violet:
## fft_4pt
module fft_4pt #(
    parameter DATA_WIDTH = 16
) (
    input clk,
    input rst_n,
    input data_valid_in,
    input  signed [DATA_WIDTH-1:0] x0_r,
    input  signed [DATA_WIDTH-1:0] x0_i,
    input  signed [DATA_WIDTH-1:0] x1_r,
    input  signed [DATA_WIDTH-1:0] x1_i,
    input  signed [DATA_WIDTH-1:0] x2_r,
    input  signed [DATA_WIDTH-1:0] x2_i,
    input  signed [DATA_WIDTH-1:0] x3_r,
    input  signed [DATA_WIDTH-1:0] x3_i,
    output data_valid_out,
    output signed [DATA_WIDTH+1:0] X0_r,
    output signed [DATA_WIDTH+1:0] X0_i,
    output signed [DATA_WIDTH+1:0] X1_r,
    output signed [DATA_WIDTH+1:0] X1_i,
    output signed [DATA_WIDTH+1:0] X2_r,
    output signed [DATA_WIDTH+1:0] X2_i,
    output signed [DATA_WIDTH+1:0] X3_r,
    output signed [DATA_WIDTH+1:0] X3_i
);
For scale: about 2400 cells after synthesis, roughly 400 flip-flops, roughly 280 I/O pins, ~24000 um2 of cells after synthesis.
Settings: LEC_CHECK=0, CAP_MARGIN=20, CELL_PAD_IN_SITES_GLOBAL_PLACEMENT=2, CORE_MARGIN=10, CORE_UTILIZATION=42, CTS_CLUSTER_SIZE=38, GPL_TIMING_DRIVEN=0, HOLD_SLACK_MARGIN=0.21, MAX_ROUTING_LAYER=met4, SETUP_SLACK_MARGIN=0.22, SLEW_MARGIN=30, TNS_END_PERCENT=45; clock period 3.0 ns.
run.sh (not shown) runs the stock make flow with config.mk's settings and CLKGATE_MAP_FILE=.
Setup changes, violet to maple
- GPL_TIMING_DRIVEN: 0 -> unset
- HOLD_SLACK_MARGIN: 0.21 -> unset
- SLEW_MARGIN: 30 -> 20
- TNS_END_PERCENT: 45 -> unset
- CELL_PAD_IN_SITES_GLOBAL_PLACEMENT: 2 -> unset
- MAX_ROUTING_LAYER: met4 -> unset
- CORE_MARGIN: 10 -> 2
- SETUP_SLACK_MARGIN: 0.22 -> 0.43
- CTS_CLUSTER_SIZE: 38 -> unset
- CORE_UTILIZATION: 42 -> 66
From violet to maple the numbers moved as follows: die area went down by 44%, clock distribution area overhead in the final layout went down by 0.67 points, worst hold slack went down by 290 ps, power was more or less identical, upper clock frequency limit went up by about 3.3%. Wire length of the first global-routing pass was lower in the run labelled maple. On total iterations of the first detailed-routing run: maple sits above violet. Compared with violet, maple shows a routability-driven placement congestion ratio that is about 8% higher. Post-route minimum period improves in maple relative to violet. Floorplan die height (maple vs. violet) decreases by more than 10%. violet leaves less setup margin than maple.
For pepper, these inputs were changed with respect to maple:
- CORE_UTILIZATION: 66 -> 34
- SETUP_SLACK_MARGIN: 0.43 -> unset
- the clock period (ns, I/O delays scaled along): 3.0 -> 2.83
Notes after the runs:
pepper was carried through to the last stage, and its layout satisfied the timing, design-rule and antenna checks. From maple to pepper the numbers moved as follows: hold slack went down 56 ps, part of the power in the clock network went up 2.0 points. Diff maple -> pepper: cell area shows an increase of 1.3%, non-clock buffer count shows an increase of 2, detailed-placement wirelength estimate shows an increase of about 12%, pin count of the biggest net entering global routing shows a reduction of 3.4%. Est. power | pepper vs maple | pepper higher. Cmp maple and pepper / portion of total power attributed to combinational logic / higher: maple. pepper vs maple — cell depth of the worst setup path rose 1. Via count (higher): maple. Final critical-path required period: pepper worse than maple.

---

Setup of run A:
The RTL this note starts from:
==> flow/design.v <==
module fft_4pt #(
    parameter DATA_WIDTH = 16
) (
    input clk,
    input rst_n,
    input data_valid_in,
    input  signed [DATA_WIDTH-1:0] x0_r,
    input  signed [DATA_WIDTH-1:0] x0_i,
    input  signed [DATA_WIDTH-1:0] x1_r,
    input  signed [DATA_WIDTH-1:0] x1_i,
    input  signed [DATA_WIDTH-1:0] x2_r,
    input  signed [DATA_WIDTH-1:0] x2_i,
    input  signed [DATA_WIDTH-1:0] x3_r,
    input  signed [DATA_WIDTH-1:0] x3_i,
    output data_valid_out,
    output signed [DATA_WIDTH+1:0] X0_r,
    output signed [DATA_WIDTH+1:0] X0_i,
    output signed [DATA_WIDTH+1:0] X1_r,
    output signed [DATA_WIDTH+1:0] X1_i,
    output signed [DATA_WIDTH+1:0] X2_r,
    output signed [DATA_WIDTH+1:0] X2_i,
    output signed [DATA_WIDTH+1:0] X3_r,
    output signed [DATA_WIDTH+1:0] X3_i
);
    localparam S1_WIDTH = DATA_WIDTH + 1;
    localparam S2_WIDTH = DATA_WIDTH + 2;
    reg signed [DATA_WIDTH-1:0] x0_r_reg, x0_i_reg;
    reg signed [DATA_WIDTH-1:0] x2_r_reg, x2_i_reg;
    reg signed [DATA_WIDTH-1:0] x1_r_reg, x1_i_reg;
    reg signed [DATA_WIDTH-1:0] x3_r_reg, x3_i_reg;
    reg valid_s0;
    always @(posedge clk or negedge rst_n) begin
        if (!rst_n) begin
            x0_r_reg <= 0; x0_i_reg <= 0;
            x2_r_reg <= 0; x2_i_reg <= 0;
            x1_r_reg <= 0; x1_i_reg <= 0;
            x3_r_reg <= 0; x3_i_reg <= 0;
            valid_s0 <= 1'b0;
        end else begin
            x0_r_reg <= x0_r; x0_i_reg <= x0_i;
            x2_r_reg <= x2_r; x2_i_reg <= x2_i;
            x1_r_reg <= x1_r; x1_i_reg <= x1_i;
            x3_r_reg <= x3_r; x3_i_reg <= x3_i;
            valid_s0 <= data_valid_in;
        end
    end
    wire signed [S1_WIDTH-1:0] A_r, A_i, B_r, B_i;
    wire signed [S1_WIDTH-1:0] C_r, C_i, D_r, D_i;
    assign A_r = x0_r_reg + x2_r_reg;
    assign A_i = x0_i_reg + x2_i_reg;
    assign B_r = x0_r_reg - x2_r_reg;
    assign B_i = x0_i_reg - x2_i_reg;
    assign C_r = x1_r_reg + x3_r_reg;
    assign C_i = x1_i_reg + x3_i_reg;
    assign D_r = x1_r_reg - x3_r_reg;
    assign D_i = x1_i_reg - x3_i_reg;
    reg signed [S1_WIDTH-1:0] A_r_reg, A_i_reg, B_r_reg, B_i_reg;
    reg signed [S1_WIDTH-1:0] C_r_reg, C_i_reg, D_r_reg, D_i_reg;
    reg valid_s1;
    always @(posedge clk or negedge rst_n) begin
        if (!rst_n) begin
            A_r_reg <= 0; A_i_reg <= 0;
            B_r_reg <= 0; B_i_reg <= 0;
            C_r_reg <= 0; C_i_reg <= 0;
            D_r_reg <= 0; D_i_reg <= 0;
            valid_s1 <= 1'b0;
        end else begin
            A_r_reg <= A_r; A_i_reg <= A_i;
            B_r_reg <= B_r; B_i_reg <= B_i;
            C_r_reg <= C_r; C_i_reg <= C_i;
            D_r_reg <= D_r; D_i_reg <= D_i;
            valid_s1 <= valid_s0;
        end
    end
    wire signed [S2_WIDTH-1:0] X0_r_w, X0_i_w;
    wire signed [S2_WIDTH-1:0] X1_r_w, X1_i_w;
    wire signed [S2_WIDTH-1:0] X2_r_w, X2_i_w;
    wire signed [S2_WIDTH-1:0] X3_r_w, X3_i_w;
    assign X0_r_w = A_r_reg + C_r_reg;
    assign X0_i_w = A_i_reg + C_i_reg;
    assign X1_r_w = B_r_reg + D_i_reg;
    assign X1_i_w = B_i_reg - D_r_reg;
    assign X2_r_w = A_r_reg - C_r_reg;
    assign X2_i_w = A_i_reg - C_i_reg;
    assign X3_r_w = B_r_reg - D_i_reg;
    assign X3_i_w = B_i_reg + D_r_reg;
    reg signed [S2_WIDTH-1:0] X0_r_reg, X0_i_reg;
    reg signed [S2_WIDTH-1:0] X1_r_reg, X1_i_reg;
    reg signed [S2_WIDTH-1:0] X2_r_reg, X2_i_reg;
    reg signed [S2_WIDTH-1:0] X3_r_reg, X3_i_reg;
    reg valid_s2;
    always @(posedge clk or negedge rst_n) begin
        if (!rst_n) begin
            X0_r_reg <= 0; X0_i_reg <= 0;
            X1_r_reg <= 0; X1_i_reg <= 0;
            X2_r_reg <= 0; X2_i_reg <= 0;
            X3_r_reg <= 0; X3_i_reg <= 0;
            valid_s2 <= 1'b0;
        end else begin
            X0_r_reg <= X0_r_w; X0_i_reg <= X0_i_w;
            X1_r_reg <= X1_r_w; X1_i_reg <= X1_i_w;
            X2_r_reg <= X2_r_w; X2_i_reg <= X2_i_w;
            X3_r_reg <= X3_r_w; X3_i_reg <= X3_i_w;
            valid_s2 <= valid_s1;
        end
    end
    assign X0_r = X0_r_reg;
    assign X0_i = X0_i_reg;
    assign X1_r = X1_r_reg;
    assign X1_i = X1_i_reg;
    assign X2_r = X2_r_reg;
    assign X2_i = X2_i_reg;
    assign X3_r = X3_r_reg;
    assign X3_i = X3_i_reg;
    assign data_valid_out = valid_s2;
endmodule
export LEC_CHECK = 0
export ABC_AREA = 0
export CAP_MARGIN = 20
export CELL_PAD_IN_SITES_DETAIL_PLACEMENT = 0
export CORE_ASPECT_RATIO = 0.53
export CORE_MARGIN = 2
export CORE_UTILIZATION = 66
export GPL_TIMING_DRIVEN = 1
export MAX_ROUTING_LAYER = met4
export MIN_ROUTING_LAYER = met1
export SETUP_SLACK_MARGIN = 1.11
export SLEW_MARGIN = 20
create_clock -name core_clock -period 4.86 [get_ports {clk}]
What run B does differently from run A at the input level:
Settings: ABC_AREA now 1, was 0; CORE_UTILIZATION now 67, was 66; SETUP_SLACK_MARGIN no longer set, was 1.11; CORE_ASPECT_RATIO no longer set, was 0.53; the clock period (ns, I/O delays scaled along) now 2.33, was 4.86.
For run A, the class of the worst hold path was flip-flop to flip-flop, unlike run B, where it was primary input to flip-flop.
Run B ends up with higher cell count than run A does.
[compare] base=run A new=run B: combinational power now larger; maximum operating frequency grew by 130 MHz.
diff inputs: run B => run C
Settings: putting SETUP_SLACK_MARGIN at 0.43 where nothing was set; swapping 1 for 0 in ABC_AREA; putting CTS_CLUSTER_SIZE at 15 where nothing was set.
## What came out
Run C did not finish; a tool error ended it in 5_1_grt. Run B -> run C: count of pins on the block boundary delta 0, exact match. Compared with run B, in run C synthesized area divided by synthesized cell count rose 2.1 sq um; initial core utilization comparable; number of buffers inserted for hold repair after clock tree synthesis level. The share of synthesized cell area in full adder, half adder and majority cells number comes out lower for run B vs run C. [compare] base=run B new=run C: mux share of post-synthesis cell area grew by 0.39 points, total die area shrank by 3200 sq um. Compared with run B, run C shows a higher sequential fraction of the synthesis area. Post-cts resize count sits higher in run C than in run B. Core area shrinks by a little under 10% when moving from run B to run C. Looking only at summed standard-cell area reported by yosys, and setting everything else aside, the lower value of run C and run B goes to run C.
Here is what was changed in the inputs of run D compared with run C.
Settings: CTS_CLUSTER_SIZE: 15 -> unset; CORE_UTILIZATION: 67 -> 66; SETUP_SLACK_MARGIN: 0.43 -> unset; ABC_AREA: 0 -> 1; the clock period (ns, I/O delays scaled along): 2.33 -> 2.31.
--- outcome ---
Of run D and run C, the run reporting the higher placed wire-length estimate after detailed placement was run D. Of run D and run C, only run C fails to reach the end of the flow. Run D vs. run C: share of synthesized area occupied by flip-flops and latches dropped 3.5 points; synthesized cell count climbed 910. Between run C and run D, the flow reports row count increasing by a few percent. The die of run D is larger than the one used in run C.
Power figures rest on the tool's default switching activity, not on a simulated workload.
